Setup of red:
==> flow/design.v (excerpt) <==
module ALU(
    clk,
    rst_n,
    valid,
    ready,
    mode,
    in_A,
    in_B,
    out
);
Settings: LEC_CHECK=0, CAP_MARGIN=20, CELL_PAD_IN_SITES_DETAIL_PLACEMENT=0, CELL_PAD_IN_SITES_GLOBAL_PLACEMENT=1, CORE_MARGIN=2, CORE_UTILIZATION=45, CTS_CLUSTER_DIAMETER=335, CTS_CLUSTER_SIZE=98, HOLD_SLACK_MARGIN=-0.06, SETUP_SLACK_MARGIN=-0.22, SLEW_MARGIN=20, TNS_END_PERCENT=5; clock period 2.36 ns.
run.sh (not shown) runs the stock make flow with config.mk's settings and CLKGATE_MAP_FILE=.
In red the implementation ran to completion but is not tape-out ready, as the final checks report setup timing.
> inputs changed (red -> blue)
==> flow/config.mk <==
export PLATFORM = sky130hd
export DESIGN_NAME = ALU
export DESIGN_NICKNAME = ALU
export VERILOG_FILES = /design/flow/design.v
export SDC_FILE = /design/flow/constraint.sdc
export NUM_CORES = 4
export LEC_CHECK = 0
export CAP_MARGIN = 20
export CORE_MARGIN = 2
export CORE_UTILIZATION = 57
export CTS_CLUSTER_SIZE = 98
export SLEW_MARGIN = 20
==> flow/constraint.sdc <==
create_clock -name core_clock -period 6.13 [get_ports {clk}]
set_input_delay 1.2260 -clock core_clock [delete_from_list [all_inputs] [get_ports {clk}]]
set_output_delay 1.2260 -clock core_clock [all_outputs]
set_load 0.01 [all_outputs]
From the logs: red reached the end of the flow and failed the layout checks with setup timing. Per the final summary, blue finished and its layout is clean on timing, DRC and antenna. Of the two values seen for startpoint of the most critical setup path, shreg[57] was produced by red and shreg[35] by blue. Diff red..blue | combinational gate count | negligible. Relative to red, the final worst-path setup slack of blue is higher by 2.92 ns. Power share of the clock group for blue is higher than for red. According to the power report, total power for blue is lower than for red. Final area (lower): blue.
The following lists how green was set up differently from blue:
-- flow/config.mk --
<<< blue, line 9
export CORE_MARGIN = 2
export CORE_UTILIZATION = 57
export CTS_CLUSTER_SIZE = 98
export SLEW_MARGIN = 20
>>> green, line 9
export CORE_MARGIN = 2
export CORE_UTILIZATION = 67
export HOLD_SLACK_MARGIN = -0.09
export SETUP_SLACK_MARGIN = -0.22
export SLEW_MARGIN = 20
==> flow/constraint.sdc <==
create_clock -name core_clock -period 2.9 [get_ports {clk}]
set_input_delay 0.5800 -clock core_clock [delete_from_list [all_inputs] [get_ports {clk}]]
set_output_delay 0.5800 -clock core_clock [all_outputs]
set_load 0.01 [all_outputs]
==> results <==
- green is listed as incomplete: the tool reported an error in 5_1_grt and the run ended there.
- Cmp green vs blue: standard cell area after detailed placement higher in green
- The run showing the smaller number of placement rows is green.
- Between blue and green, the flow reports final RePlAce weighted congestion increasing by a few percent.
- In the metrics for green and blue, the one carrying the higher number of cells in the design after placement is green.
- Of green and blue, the run reporting the higher post-detailed-placement half-perimeter wirelength was green.
- When green is measured against blue, its core footprint turns out 15% lower.
- Diff blue..green | total I/O pin count | unchanged
- | pre-CTS worst setup slack | green vs blue | worse |
- Count of library flops with an enable pin came out exactly the same in green and blue.
- Die span in x went down by a little under 10% going from blue to green.
- For count of mapped cells out of synthesis, blue and green come out practically identical.
Setup changes, green to orange
-- flow/config.mk --
<<< green, line 9
export CORE_MARGIN = 2
export CORE_UTILIZATION = 67
export HOLD_SLACK_MARGIN = -0.09
export SETUP_SLACK_MARGIN = -0.22
export SLEW_MARGIN = 20
>>> orange, line 9
export CORE_MARGIN = 2
export CORE_UTILIZATION = 57
export CTS_CLUSTER_DIAMETER = 379
export CTS_CLUSTER_SIZE = 100
export SLEW_MARGIN = 20
==> flow/constraint.sdc <==
create_clock -name core_clock -period 8.0 [get_ports {clk}]
set_input_delay 1.6000 -clock core_clock [delete_from_list [all_inputs] [get_ports {clk}]]
set_output_delay 1.6000 -clock core_clock [all_outputs]
set_load 0.01 [all_outputs]
orange ended with every stage complete and zero timing, DRC or antenna violations. In the reports for orange and green, the smaller total instance count after detailed placement belongs to orange. When the final numbers for orange and green were put side by side, the routability-driven placement congestion ratio turned out to be greater in green. orange -> green: number of CTS-inserted buffers flat. Taking green as the reference, in orange number of standard-cell rows in the floorplan climbed about 9%, pre-CTS setup slack has increased, area of the chip grew by 0.0027 mm², starting density of the core saw a decrease.
Input changes introduced in purple (baseline for comparison: orange):
==> flow/config.mk <==
export PLATFORM = sky130hd
export DESIGN_NAME = ALU
export DESIGN_NICKNAME = ALU
export VERILOG_FILES = /design/flow/design.v
export SDC_FILE = /design/flow/constraint.sdc
export NUM_CORES = 4
export LEC_CHECK = 0
export ABC_AREA = 1
export CAP_MARGIN = 40
export CELL_PAD_IN_SITES_DETAIL_PLACEMENT = 1
export CELL_PAD_IN_SITES_GLOBAL_PLACEMENT = 1
export CORE_MARGIN = 3
export CORE_UTILIZATION = 49
export CTS_CLUSTER_SIZE = 81
export MAX_ROUTING_LAYER = met4
export MIN_ROUTING_LAYER = met2
export SLEW_MARGIN = 10
export TNS_END_PERCENT = 40
[summary]
- Re area inside the core boundary: orange was lower than purple.
- purple ended with less count of unique library cells instantiated by Yosys than orange.
- [compare] base=orange new=purple: simple-gate share of the synthesized area climbed 19 points, die size went up, synthesized area went up, placed standard-cell area went up by about 13%.
- Seen in the log of purple: GRT-0116 during 5_1_grt, after which the run never completed.
- Re Yosys chip area: purple is 0.0014 mm² up on orange.
- purple vs. orange: area share of and-or/or-and cells after synthesis went down; global placement routability congestion up 0.23; synthesized cell count +about 44%.

---

v9:
The RTL this note starts from:
==> flow/design.v <==
module ALU(
    clk,
    rst_n,
    valid,
    ready,
    mode,
    in_A,
    in_B,
    out
);
    input         clk, rst_n;
    input         valid;
    input  [1:0]  mode;  
    output        ready;
    input  [31:0] in_A, in_B;
    output [63:0] out;
    parameter IDLE = 3'd0;
    parameter MUL  = 3'd1;
    parameter DIV  = 3'd2;
    parameter AND = 3'd3;
    parameter OR = 3'd4;
    parameter OUT  = 3'd5;
    reg  [ 2:0] state, state_nxt;
    reg  [ 4:0] counter, counter_nxt;
    reg  [63:0] shreg, shreg_nxt;
    reg  [31:0] alu_in, alu_in_nxt;
    reg  [32:0] alu_out;
    reg         ready;
    assign out = shreg;
    always @(*) begin
        if(state==OUT) ready = 1;
        else ready = 0;
    end
    always @(*) begin
        case(state)
            IDLE: begin
                if(!valid)                state_nxt = IDLE;
                else if(valid && mode==0) state_nxt = MUL;
                else if(valid && mode==1) state_nxt = DIV;
                else if(valid && mode==2) state_nxt = AND;
                else                      state_nxt = OR;
            end
            MUL : state_nxt = (counter==31) ? OUT : MUL;
            DIV : state_nxt = (counter==31) ? OUT : DIV;
            AND : state_nxt = OUT;
            OR  : state_nxt = OUT;
            OUT : state_nxt = IDLE;
            default : state_nxt = IDLE;
        endcase
    end
    always @(*) begin
        if(state==MUL && counter<31) begin
            counter_nxt = counter + 1;
        end
        else if(state==DIV && counter<31) begin
            counter_nxt = counter + 1;
        end
        else begin
            counter_nxt = 0;
        end
    end
    always @(*) begin
        case(state)
            IDLE: begin
                if (valid) begin
                    alu_in_nxt = in_B;
                end
                else begin
                    alu_in_nxt = 0;
                end
            end
            OUT : begin
                alu_in_nxt = 0;
            end
            default: begin
                alu_in_nxt = alu_in;
            end
        endcase
    end
    always @(*) begin
        case(state)
            IDLE: alu_out = 0;
            MUL : begin
                if(shreg[0]==1)
                    alu_out = alu_in + shreg[63:32];
                else
                    alu_out = shreg[63:32];
            end
            DIV : begin
                if(shreg[62:31]>=alu_in) begin
                    alu_out = shreg[62:31] - alu_in;
                end
                else begin 
                    alu_out = shreg[62:31];
                end
            end
            AND : alu_out = shreg[31:0] & alu_in;
            OR  : alu_out = shreg[31:0] | alu_in;
            OUT : alu_out = 0;
            default : alu_out = 0;
        endcase
    end
    always @(*) begin
        case(state)
            IDLE: begin
                if (valid) begin
                    shreg_nxt[31:0] = in_A;
                    shreg_nxt[63:32] = 32'b0;
                end
                else begin
                    shreg_nxt[31:0] = 0;
                    shreg_nxt[63:32] = 32'b0;
                end
            end
            MUL : begin
                shreg_nxt = {alu_out, shreg[31:1]};
            end
            DIV : begin
                shreg_nxt = {alu_out[31:0], shreg[30:0], (shreg[62:31]>=alu_in)};
            end
            AND : shreg_nxt = {31'b0, alu_out};
            OR  : shreg_nxt = {31'b0, alu_out};
            OUT :  
            shreg_nxt = shreg;
            default :  
            shreg_nxt = shreg;
        endcase
    end
    always @(posedge clk or negedge rst_n) begin
        if (!rst_n) begin
            state <= IDLE;
            counter <= 0;
            shreg <= 0;
            alu_in <= 0;
        end
        else begin
            state <= state_nxt;
            counter <= counter_nxt;
            shreg <= shreg_nxt;
            alu_in <= alu_in_nxt;
        end
    end
endmodule
make LEC_CHECK=0 ABC_AREA=1 CAP_MARGIN=20 CORE_MARGIN=2 CORE_UTILIZATION=69 CTS_CLUSTER_DIAMETER=375 CTS_CLUSTER_SIZE=99 PLACE_DENSITY=0.4 SLEW_MARGIN=20 TNS_END_PERCENT=10 finish   # period 2.32 ns
v9 never completed; the flow aborted with a tool error in 4_1_cts.
Relative to v9, the following input files were edited for v51:
# v9
export LEC_CHECK = 0
export ABC_AREA = 1
export CAP_MARGIN = 20
export CORE_MARGIN = 2
export CORE_UTILIZATION = 69
export CTS_CLUSTER_DIAMETER = 375
export CTS_CLUSTER_SIZE = 99
export PLACE_DENSITY = 0.4
export SLEW_MARGIN = 20
export TNS_END_PERCENT = 10
create_clock -name core_clock -period 2.32 [get_ports {clk}]
# v51
export LEC_CHECK = 0
export ABC_AREA = 1
export CAP_MARGIN = 20
export CORE_ASPECT_RATIO = 0.5
export CORE_MARGIN = 2
export CORE_UTILIZATION = 69
export CTS_CLUSTER_SIZE = 96
export SLEW_MARGIN = 20
export TNS_END_PERCENT = 15
create_clock -name core_clock -period 2.74 [get_ports {clk}]
==> results <==
v9 never completed, since it errored out during 4_1_cts.
Final checks on v51, whose flow otherwise completed, came back failing, citing negative setup slack.
Re post-DP HPWL: v9 and v51 aren't equal, and the higher value belongs to v9.
In the tables for v9 and v51, floorplan-stage core utilization reads lower with v51.
Reported for v9 and v51, I/O pin count turned out identical to the last digit.
Aoi/oai-family share of the synthesized area came out exactly the same in v9 and v51.
When the final numbers for v9 and v51 were put side by side, the post-placement setup slack turned out to be greater in v51.
Diff v9 -> v51 | area of the placeable core | up slightly
Re width of the chip: v51 is 40% up on v9.
v51 -> v9: yosys stat chip area delta 0, exact match
Sort v9 and v51 by die size, descending, and v51 comes first.
[inputs] v2 vs v51
# v51
export LEC_CHECK = 0
export ABC_AREA = 1
export CAP_MARGIN = 20
export CORE_ASPECT_RATIO = 0.5
export CORE_MARGIN = 2
export CORE_UTILIZATION = 69
export CTS_CLUSTER_SIZE = 96
export SLEW_MARGIN = 20
export TNS_END_PERCENT = 15
create_clock -name core_clock -period 2.74 [get_ports {clk}]
# v2
export LEC_CHECK = 0
export ABC_AREA = 1
export CAP_MARGIN = 20
export CORE_ASPECT_RATIO = 0.5
export CORE_MARGIN = 2
export CORE_UTILIZATION = 72
export CTS_CLUSTER_DIAMETER = 394
export CTS_CLUSTER_SIZE = 100
export SLEW_MARGIN = 20
create_clock -name core_clock -period 3.48 [get_ports {clk}]
Notes after the runs:
- Between v51 and v2, the flow reports area of the multi-input gates decreasing by a few percent.
- v2 vs v51: routed length on met3 down in v2
- Of v51 and v2, just one finished clean: v2.
- No crash in v51: every stage finished, but the layout fails its final checks due to negative setup slack.
- Total core area, v51 and v2, lower one = v2.
- In the tables for v51 and v2, worst path setup slack after routing reads higher with v2.
- Between v51 and v2, the total number of sequential cells does not differ in any meaningful way.
- From v51 to v2 the numbers moved as follows: length of routed wiring on met1 went down, filler-free cell count of the finished design went down.
- Comparing worst slew slack as a fraction of its limit for v51 and v2, the smaller number came from v2.
- Fraction of area in registers, v51 and v2: lower on v51
- v2 vs. v51: synthesized area now sits at about the same level, fraction of power spent switching nets now sits higher.
Setup changes, v2 to v40
# v2
export LEC_CHECK = 0
export ABC_AREA = 1
export CAP_MARGIN = 20
export CORE_ASPECT_RATIO = 0.5
export CORE_MARGIN = 2
export CORE_UTILIZATION = 72
export CTS_CLUSTER_DIAMETER = 394
export CTS_CLUSTER_SIZE = 100
export SLEW_MARGIN = 20
create_clock -name core_clock -period 3.48 [get_ports {clk}]
# v40
export LEC_CHECK = 0
export CAP_MARGIN = 20
export CORE_MARGIN = 2
export CORE_UTILIZATION = 65
export CTS_CLUSTER_DIAMETER = 32
export SETUP_SLACK_MARGIN = 0.59
export SLEW_MARGIN = 20
export TNS_END_PERCENT = 5
create_clock -name core_clock -period 3.48 [get_ports {clk}]
==> results <==
Going from v2 to v40, routability congestion estimate from global placement -about 11%, flop share of the area -0.62 points, maximum number of pins on one net before global-route repair +46%. Side by side, post-CTS setup buffer count turned out higher in v40 than in v2. The final report for v40 shows a completed flow and a layout that fails verification, specifically negative setup slack. Count of nets after finishing was lower in v40 than in v2. Re placed instance area: v2 was higher than v40. Compared with v2, the router placed fewer vias in v40. Of v40 and v2, v2 shows the higher count of filler cells inserted in the layout, with v40 below it. | post-synth design cell area | v40 vs v2 | about 12% lower |.
Modified inputs, v29 compared to v40
# v40
export LEC_CHECK = 0
export CAP_MARGIN = 20
export CORE_MARGIN = 2
export CORE_UTILIZATION = 65
export CTS_CLUSTER_DIAMETER = 32
export SETUP_SLACK_MARGIN = 0.59
export SLEW_MARGIN = 20
export TNS_END_PERCENT = 5
create_clock -name core_clock -period 3.48 [get_ports {clk}]
# v29
export LEC_CHECK = 0
export CAP_MARGIN = 20
export CORE_MARGIN = 2
export CORE_UTILIZATION = 65
export CTS_CLUSTER_DIAMETER = 32
export SETUP_SLACK_MARGIN = 0.6
export SLEW_MARGIN = 20
export TNS_END_PERCENT = 5
create_clock -name core_clock -period 3.48 [get_ports {clk}]
Findings:
In v29 the implementation completed, yet the final layout does not meet the checks, the culprit being negative setup slack.
Per the comparison of v29 with v40, via count of the routed design stayed essentially flat; power stayed essentially flat; portion of total power attributed to the clock network stayed essentially flat; final routed wire length divided by cell count stayed essentially flat.
Diff v40..v29 | fmax | unchanged
Input changes introduced in v31 (baseline for comparison: v29):
# v29
export LEC_CHECK = 0
export CAP_MARGIN = 20
export CORE_MARGIN = 2
export CORE_UTILIZATION = 65
export CTS_CLUSTER_DIAMETER = 32
export SETUP_SLACK_MARGIN = 0.6
export SLEW_MARGIN = 20
export TNS_END_PERCENT = 5
create_clock -name core_clock -period 3.48 [get_ports {clk}]
# v31
export LEC_CHECK = 0
export CAP_MARGIN = 20
export CORE_MARGIN = 2
export CORE_UTILIZATION = 67
export SLEW_MARGIN = 20
create_clock -name core_clock -period 3.37 [get_ports {clk}]
--- outcome ---
Layout checks on v31: not met. Flow itself completed; violations: negative setup slack. STATUS run=v29 STAGES=ALL_DONE FINAL_CHECKS=FAILED CAUSE=negative setup slack. Compared v31 against v29; clock power within noise. The run showing the smaller fraction of area in clock buffers and inverters is v29. Relative to v29, the final cell count without fillers of v31 is lower by 60. Diff v29 -> v31 | cell area | down by a few percent. Summary: maximum frequency, v31 better than v29. In the tables for v29 and v31, share of the cycle needed by the critical path after routing reads higher with v29. The placeable core area reported for v31 is smaller than that of v29 by about 3.7%. Number of tap cells inserted, v31 vs v29: down by a few percent. v31 -> v29: clock slew at the register clock pins of the worst setup and hold paths flat.
No activity file was given, so power comes from the tool's default toggle rates.
